== run A ==
// axi_slave
module axi_slave #(
    parameter AXI_ID_WD   = 2,
    parameter AXI_DATA_WD = 32,
    parameter AXI_ADDR_WD = 32,
    parameter AXI_STRB_WD = 4
    )(
    input                      S_AXI_ACLK,
    input                      S_AXI_ARESETN,
    input  [AXI_ADDR_WD-1 : 0] S_AXI_AWADDR,
    input  [AXI_ID_WD-1   : 0] S_AXI_AWID,
    input  [1 : 0]             S_AXI_AWBURST,
    input  [2 : 0]             S_AXI_AWSIZE,
    input  [7 : 0]             S_AXI_AWLEN,
    input                      S_AXI_AWVALID,
    output                     S_AXI_AWREADY,
    input  [AXI_DATA_WD-1 : 0] S_AXI_WDATA,
    input  [AXI_STRB_WD-1 : 0] S_AXI_WSTRB,
    input                      S_AXI_WLAST,
    input                      S_AXI_WVALID,
    output                     S_AXI_WREADY,
    output [AXI_ID_WD-1   : 0] S_AXI_BID,
    output [1 : 0]             S_AXI_BRESP,
    output                     S_AXI_BVALID,
    input                      S_AXI_BREADY,
    input  [AXI_ADDR_WD-1 : 0] S_AXI_ARADDR,
    input  [AXI_ID_WD-1   : 0] S_AXI_ARID,
    input  [1 : 0]             S_AXI_ARBURST,
    input  [2 : 0]             S_AXI_ARSIZE,
    input  [7 : 0]             S_AXI_ARLEN,
    input                      S_AXI_ARVALID,
    output                     S_AXI_ARREADY,
    output [AXI_DATA_WD-1 : 0] S_AXI_RDATA,
    output                     S_AXI_RLAST,
    output [AXI_ID_WD-1   : 0] S_AXI_RID,
    output [1 : 0]             S_AXI_RRESP,
    output                     S_AXI_RVALID,
    input                      S_AXI_RREADY
    );
    localparam IW = AXI_ID_WD,
               DW = AXI_DATA_WD,
               AW = AXI_ADDR_WD,
               SW = AXI_STRB_WD;
    localparam DW_BYTE = DW >> 3;
    localparam DEPTH   = 1 << 8;
    reg [7 : 0] bank0 [63 : 0];
    reg [7 : 0] bank1 [63 : 0];
    reg [7 : 0] bank2 [63 : 0];
    reg [7 : 0] bank3 [63 : 0];
    reg [AW-1 : 0] awaddr;
    reg [IW-1 : 0] awid;
    reg [1 : 0]    awburst;
    reg [2 : 0]    awsize;
    reg [7 : 0]    awlen;
    reg [AW-1 : 0] araddr;
    reg [IW-1 : 0] arid;
    reg [1 : 0]    arburst;
    reg [2 : 0]    arsize;
    reg [7 : 0]    arlen;
    reg            axi_awready;
    reg            axi_wready;
    reg [IW-1 : 0] axi_bid;
    reg            axi_bvalid;
    reg            axi_arready;
    reg [DW-1 : 0] axi_rdata;
    reg            axi_rlast;
    reg [IW-1 : 0] axi_rid;
  ...
Settings: LEC_CHECK=0, CAP_MARGIN=40, CELL_PAD_IN_SITES_GLOBAL_PLACEMENT=2, CORE_MARGIN=2, CORE_UTILIZATION=20, CTS_CLUSTER_SIZE=92, MIN_ROUTING_LAYER=met2, SETUP_SLACK_MARGIN=-0.75, SLEW_MARGIN=20, TNS_END_PERCENT=10; clock period 8.73 ns.
run.sh (not shown) runs the stock make flow with config.mk's settings and CLKGATE_MAP_FILE=.
Run A | stages: all done | timing, DRC, antenna: all pass
Input changes introduced in run B (baseline for comparison: run A):
==> flow/config.mk <==
export PLATFORM = sky130hd
export DESIGN_NAME = axi_slave
export DESIGN_NICKNAME = axi_slave
export VERILOG_FILES = /design/flow/design.v
export SDC_FILE = /design/flow/constraint.sdc
export NUM_CORES = 4
export LEC_CHECK = 0
export CAP_MARGIN = 10
export CORE_MARGIN = 2
export CORE_UTILIZATION = 72
export CTS_CLUSTER_DIAMETER = 384
export CTS_CLUSTER_SIZE = 15
export SETUP_SLACK_MARGIN = 1.23
export SLEW_MARGIN = 20
==> flow/constraint.sdc <==
create_clock -name core_clock -period 4.76 [get_ports {S_AXI_ACLK}]
set_input_delay 0.9520 -clock core_clock [delete_from_list [all_inputs] [get_ports {S_AXI_ACLK}]]
set_output_delay 0.9520 -clock core_clock [all_outputs]
set_load 0.01 [all_outputs]
==> results <==
- Run B: all stages done; final checks FAILED (setup timing).
- Re switching share of power: run A was higher than run B.
- Looking at critical-path cell with the highest stage delay, the sky130_fd_sc_hd__clkdlybuf4s50_1 result is from run A; the sky130_fd_sc_hd__mux4_2 one comes from run B.
- NOTE: power of the combinational group in run B exceeds that of run A
- S_AXI_RDATA[24] as the capturing element of the worst setup path was reported by run B, and S_AXI_RDATA[16] by run A.
- The tally of clock buffers in the finished layout of run B is lower than that of run A.
Modified inputs, run C compared to run B
-- flow/config.mk --
<<< run B, line 8
export CAP_MARGIN = 10
>>> run C, line 8
export CAP_MARGIN = 20
export CELL_PAD_IN_SITES_DETAIL_PLACEMENT = 0
export CELL_PAD_IN_SITES_GLOBAL_PLACEMENT = 0
<<< run B, line 11
export CTS_CLUSTER_DIAMETER = 384
>>> run C, line 13
<<< run B, line 13
export SETUP_SLACK_MARGIN = 1.23
>>> run C, line 14
export PLACE_DENSITY_LB_ADDON = 0.01
export SETUP_SLACK_MARGIN = 1.36
--- outcome ---
The total met3 wirelength after detailed routing in run C was higher than what run B gave. In the tables for run C and run B, portion of total power attributed to the clock network reads lower with run B. Taking run B as the reference, in run C cell area after layout now sits higher, cell count now sits higher. As far as synthesized area goes, run C and run B are indistinguishable; the numbers are identical. Sort run C and run B by global-route usage asc -> top: run B. Compared with run B, run C shows routed wire length higher by 11%. Of run C and run B, the lower wire length of the first global-routing pass belongs to run B. Run C — synthesis-to-layout area growth 3.7 points higher, run B as reference. Complete run, failing final checks: run C, reason setup timing. The share of the clock period used by the worst path of run C exceeds that of run B by 6.7 points. | power in the clock group | run C vs run B | worse |.
No activity file was given, so power comes from the tool's default toggle rates.
